## CORDIC_Top
module CORDIC_Top (
    input clk,
    input [31:0] target,
	 output [31:0] cos_x
);
Size: ~7200 cells after synthesis, ~570 flip-flops, about 65 I/O pins, roughly 61000 um2 of cells after synthesis.
export LEC_CHECK = 0
export CAP_MARGIN = 10
export CELL_PAD_IN_SITES_DETAIL_PLACEMENT = 2
export CORE_MARGIN = 2
export CORE_UTILIZATION = 37
export CTS_CLUSTER_DIAMETER = 385
export GPL_TIMING_DRIVEN = 0
export HOLD_SLACK_MARGIN = 0.28
export MIN_ROUTING_LAYER = met1
export PLACE_DENSITY_LB_ADDON = 0.14
export SLEW_MARGIN = 40
export TNS_END_PERCENT = 65
create_clock -name core_clock -period 10.0 [get_ports {clk}]
run.sh (not shown) runs the stock make flow with config.mk's settings and CLKGATE_MAP_FILE=.
The first run reached the layout checks and failed them: setup timing.
==> next run, changes <==
Settings changed: CAP_MARGIN 10 to 20, CELL_PAD_IN_SITES_DETAIL_PLACEMENT 2 to unset, CORE_UTILIZATION 37 to 72, CTS_CLUSTER_DIAMETER 385 to unset, GPL_TIMING_DRIVEN 0 to unset, HOLD_SLACK_MARGIN 0.28 to unset, MIN_ROUTING_LAYER met1 to unset, PLACE_DENSITY set to 0.67, PLACE_DENSITY_LB_ADDON 0.14 to unset, SLEW_MARGIN 40 to 20, TNS_END_PERCENT 65 to unset.
Clock period 10.0 ns to 9.45 ns, I/O delays scaled along.
What happened: The new run completed with no timing, DRC or antenna violations; hold slack is about the same; via count fell by 1.5%; count of clock-buffer cells in the layout fell by 8; synthesized area stays the same; worst setup slack improves by 280 ps; global-route usage rose by 12 points; critical path depth fell by 25; cell count fell by 11%; final area fell by 2.5%.
==> next run, changes <==
Settings changed: SETUP_SLACK_MARGIN set to 1.41, TNS_END_PERCENT set to 5.
Result: The new run finished with timing, DRC and antenna clean. Die area is unchanged. Synthesized area does not change. Clock-buffer cell count increases by 6. Routed wire length came out higher by 5.7%. Via count came out higher by 2.3%.
==> next run, changes <==
Settings changed: CTS_CLUSTER_DIAMETER set to 373, CTS_CLUSTER_SIZE set to 97, PLACE_DENSITY 0.67 to unset, SETUP_SLACK_MARGIN 1.41 to unset, TNS_END_PERCENT 5 to unset.
Clock period 9.45 ns to 6.28 ns, I/O delays scaled along.
Result: The new run stopped in clock tree synthesis; die size is unchanged; synthesized cell count stays the same; synthesized area is unchanged.
==> next run, changes <==
Settings changed: ABC_AREA set to 1, CTS_CLUSTER_DIAMETER 373 to 399, CTS_CLUSTER_SIZE 97 to 95.
Clock period 6.28 ns to 6.92 ns, I/O delays scaled along.
After rerunning:
- The changed run stopped in global routing, error GRT-0232
- synthesized area hardly moves
- die size barely changes
- synthesized cell count goes up by about 12%

CORDIC_Top again, from the RTL that the note above started with.
==> flow/config.mk <==
export PLATFORM = sky130hd
export DESIGN_NAME = CORDIC_Top
export DESIGN_NICKNAME = CORDIC_Top
export VERILOG_FILES = /design/flow/design.v
export SDC_FILE = /design/flow/constraint.sdc
export NUM_CORES = 4
export LEC_CHECK = 0
export CAP_MARGIN = 20
export CELL_PAD_IN_SITES_GLOBAL_PLACEMENT = 0
export CORE_MARGIN = 2
export CORE_UTILIZATION = 72
export CTS_CLUSTER_DIAMETER = 378
export CTS_CLUSTER_SIZE = 40
export GPL_ROUTABILITY_DRIVEN = 1
export MAX_ROUTING_LAYER = met4
export PLACE_DENSITY_LB_ADDON = 0.0
export SETUP_SLACK_MARGIN = 2.14
export SLEW_MARGIN = 20
export TNS_END_PERCENT = 5
==> flow/constraint.sdc <==
create_clock -name core_clock -period 7.7 [get_ports {clk}]
set_input_delay 1.5400 -clock core_clock [delete_from_list [all_inputs] [get_ports {clk}]]
set_output_delay 1.5400 -clock core_clock [all_outputs]
set_load 0.01 [all_outputs]
The starting point aborted during global routing (5_1_grt).
==> next run, changes <==
- CTS_CLUSTER_DIAMETER: 378 -> 340
- CTS_CLUSTER_SIZE: 40 -> 28
- PLACE_DENSITY_LB_ADDON: 0.0 -> 0.04
- SETUP_SLACK_MARGIN: 2.14 -> 2.39
- clock period: 7.7 -> 10.1 ns (I/O delays scaled with it)
Effect: The changed run completed without violations. Synthesized cell count is unchanged. Area after synthesis stays the same. Die size does not change.
